==> inputs of run K <==
// top
module top(
    input clk, rst,
    input [3:0] key_in,
    output [6:0] seg,
    output [7:0] sel,
    output reg [2:0] led, sel_led,
    output buz
);
==> flow/config.mk <==
export PLATFORM = sky130hd
export DESIGN_NAME = top
export DESIGN_NICKNAME = top
export VERILOG_FILES = /design/flow/design.v
export SDC_FILE = /design/flow/constraint.sdc
export NUM_CORES = 4
export LEC_CHECK = 0
export CAP_MARGIN = 20
export CORE_MARGIN = 2
export CORE_UTILIZATION = 40
export CTS_CLUSTER_DIAMETER = 342
export CTS_CLUSTER_SIZE = 99
export HOLD_SLACK_MARGIN = -0.05
export SETUP_SLACK_MARGIN = -0.99
export SLEW_MARGIN = 20
==> flow/constraint.sdc <==
create_clock -name core_clock -period 10.0 [get_ports {clk}]
set_input_delay 2.0000 -clock core_clock [delete_from_list [all_inputs] [get_ports {clk}]]
set_output_delay 2.0000 -clock core_clock [all_outputs]
set_load 0.01 [all_outputs]
run.sh (not shown) runs the stock make flow with config.mk's settings and CLKGATE_MAP_FILE=.
==> run M (differences from run K) <==
CORE_ASPECT_RATIO = 0.5   (was not set)
CORE_UTILIZATION = 58   (was 40)
TNS_END_PERCENT = 20   (was not set)
==> comparison table <==
                                                                     run M                 run K
Outcome                                   no timing/DRC/antenna violations  no timing/DRC/antenna violations
P&R area growth vs syn                                               9.62%                 10.7%
PwrDens                                                         126 nW/µm²            124 nW/µm²
Crit share post-route                                                0.801                 0.786
Worst reg-to-reg setup slack                                       6.64 ns               6.68 ns
Number of global-route vias before repair                             7593                  7694
Internal cell power                                              0.00103 W             0.00104 W
Post-DP Area                                                     10200 µm²             10300 µm²
Buffer and inverter count on the worst path                              3                     1
Fill cell total of the finished layout                                1366                  2311
Met3 track utilization from global routing                          0.0437                0.0336
Met1 layer usage reported by global route                            0.384                 0.248
Standard-cell row count                                                 33                    57
Levels on crit path                                                     16                    14
Post-layout total power                                          0.00135 W             0.00135 W
Source of the worst register-to-register timing path  u_stopwatch.data[15]  u_stopwatch.data[14]
Fraction of power spent switching nets                               0.241                 0.228
Fin worst setup slack                                              1.99 ns               2.14 ns
Register share of total power                                        0.493                 0.496
Die Y-Extent                                                       96.0 µm                161 µm

---

==> v3: inputs <==
Starting RTL as in the previous note.
make LEC_CHECK=0 ABC_AREA=1 CAP_MARGIN=20 CORE_ASPECT_RATIO=1.37 CORE_MARGIN=2 CORE_UTILIZATION=72 CTS_CLUSTER_DIAMETER=392 CTS_CLUSTER_SIZE=99 SLEW_MARGIN=20 finish   # period 4.47 ns
==> v12 (differences from v3) <==
Settings changed: CORE_ASPECT_RATIO 1.37 to default, CORE_UTILIZATION 72 to 66, CTS_CLUSTER_DIAMETER 392 to default, CTS_CLUSTER_SIZE 99 to 98, SETUP_SLACK_MARGIN from default to 2.7, TNS_END_PERCENT from default to 20.
==> flow/constraint.sdc (replaced) <==
create_clock -name core_clock -period 9.56 [get_ports {clk}]
set_input_delay 1.9120 -clock core_clock [delete_from_list [all_inputs] [get_ports {clk}]]
set_output_delay 1.9120 -clock core_clock [all_outputs]
set_load 0.01 [all_outputs]
==> v8 (differences from v3) <==
Settings changed: ABC_AREA 1 to default, CORE_ASPECT_RATIO 1.37 to default, CORE_UTILIZATION 72 to 66, CTS_CLUSTER_DIAMETER 392 to default, CTS_CLUSTER_SIZE 99 to 98.
==> flow/constraint.sdc (replaced) <==
create_clock -name core_clock -period 9.56 [get_ports {clk}]
set_input_delay 1.9120 -clock core_clock [delete_from_list [all_inputs] [get_ports {clk}]]
set_output_delay 1.9120 -clock core_clock [all_outputs]
set_load 0.01 [all_outputs]
==> run notes <==
impl run done, here's what came out: global-route wire length before repair 37270 um, Crit. Startpoint u_seg.idx[0], dpl cells 1459, Clock Skew 0.01428 ns, Initial DRC Count 673, Data buffer area share 0.02685, vias in the first global route 8004, status no timing/DRC/antenna violations
[end of results for v12]
==> run notes <==
impl run done, here's what came out: Top logic family simple AND/OR/NAND/NOR gates, Seq. cell area 4020 um^2, vias in the first global route 7831, Initial DRC Count 674, CTS Root Buffer Type clkbuf_16, global-route wire length before repair 37870 um, status no timing/DRC/antenna violations, RR Endpoint u_stopwatch.data[20], Crit. Startpoint u_seg.idx[1], Data buffer area share 0.02883
[end of results for v8]
==> run notes <==
impl run done, here's what came out: Worst Slack Setup Final -1.086 ns, global-route wire length before repair 42330 um, SO Viols setup timing, status complete, but fails checks, initial antenna violation count 0, Setup violations, final 7, Comb power 0.126 mW, largest class logic gates, dpl cells 1535, vias in the first global route 9540, Initial DRC Count 1210
[end of results for v3]

---

==> run a <==
Starting RTL as in the previous note.
Settings: LEC_CHECK=0, CAP_MARGIN=0, CELL_PAD_IN_SITES_DETAIL_PLACEMENT=2, CELL_PAD_IN_SITES_GLOBAL_PLACEMENT=1, CORE_MARGIN=7, CORE_UTILIZATION=59, CTS_CLUSTER_SIZE=78, GPL_ROUTABILITY_DRIVEN=0, GPL_TIMING_DRIVEN=0, HOLD_SLACK_MARGIN=0.14, MAX_ROUTING_LAYER=met4, MIN_ROUTING_LAYER=met1, PLACE_DENSITY_LB_ADDON=0.02, SETUP_SLACK_MARGIN=0.01, SLEW_MARGIN=10, TNS_END_PERCENT=85; clock period 11.0 ns.
==> inputs of run b, as changes to run a <==
==> flow/config.mk (replaced) <==
export PLATFORM = sky130hd
export DESIGN_NAME = top
export DESIGN_NICKNAME = top
export VERILOG_FILES = /design/flow/design.v
export SDC_FILE = /design/flow/constraint.sdc
export NUM_CORES = 4
export LEC_CHECK = 0
export CAP_MARGIN = 0
export CELL_PAD_IN_SITES_GLOBAL_PLACEMENT = 0
export CORE_MARGIN = 5
export CORE_UTILIZATION = 70
export CTS_CLUSTER_SIZE = 39
export HOLD_SLACK_MARGIN = 0.14
export MAX_ROUTING_LAYER = met5
export MIN_ROUTING_LAYER = met1
export SETUP_SLACK_MARGIN = 2.55
export SLEW_MARGIN = 20
==> flow/constraint.sdc (replaced) <==
create_clock -name core_clock -period 9.7 [get_ports {clk}]
set_input_delay 1.9400 -clock core_clock [delete_from_list [all_inputs] [get_ports {clk}]]
set_output_delay 1.9400 -clock core_clock [all_outputs]
set_load 0.01 [all_outputs]
==> inputs of run c, as changes to run a <==
==> flow/config.mk (replaced) <==
export PLATFORM = sky130hd
export DESIGN_NAME = top
export DESIGN_NICKNAME = top
export VERILOG_FILES = /design/flow/design.v
export SDC_FILE = /design/flow/constraint.sdc
export NUM_CORES = 4
export LEC_CHECK = 0
export CAP_MARGIN = 0
export CELL_PAD_IN_SITES_GLOBAL_PLACEMENT = 0
export CORE_MARGIN = 5
export CORE_UTILIZATION = 70
export CTS_CLUSTER_SIZE = 39
export HOLD_SLACK_MARGIN = 0.14
export MAX_ROUTING_LAYER = met5
export MIN_ROUTING_LAYER = met1
export SETUP_SLACK_MARGIN = -0.7
export SLEW_MARGIN = 20
==> flow/constraint.sdc (replaced) <==
create_clock -name core_clock -period 9.7 [get_ports {clk}]
set_input_delay 1.9400 -clock core_clock [delete_from_list [all_inputs] [get_ports {clk}]]
set_output_delay 1.9400 -clock core_clock [all_outputs]
set_load 0.01 [all_outputs]
==> CHANGELOG.md <==
## Flow update

* R2R cell count at 11
* Rows at 43
* Status: no timing/DRC/antenna violations
* Final TNS setup at 0 ps
* Post-route clock period utilization at 0.716
* Die X at approximately 130 um
* Reg-to-reg slack, setup at 6360 ps
* Die H at 128 um
* Core Area at 13800 um^2
* Fill cells at around 960
* Init Core Util at 0.710
# the run above: run b

==> CHANGELOG.md <==
## Flow update

* Reg-to-reg slack, setup at approximately 6400 ps
* Status: no timing/DRC/antenna violations
* Core Area at between 10000 and 15000 um^2
* Fill cells at 1005
* R2R cell count at 11
* Die X at 128 um
* Die H at around 130 um
# the run above: run c

==> CHANGELOG.md <==
## Implementation

* Err: [ERROR DPL-0033] detailed placement checks failed during check placement.
* Post-Syn Area at 9820 um^2
* Die H at between 100 and 150 um
* Status: aborted with a tool error
* Rows at 47
* Fail Step: 3_5_place_dp
* Die X at ~140 um
# the run above: run a

Power is estimated from default activity; no workload was simulated.
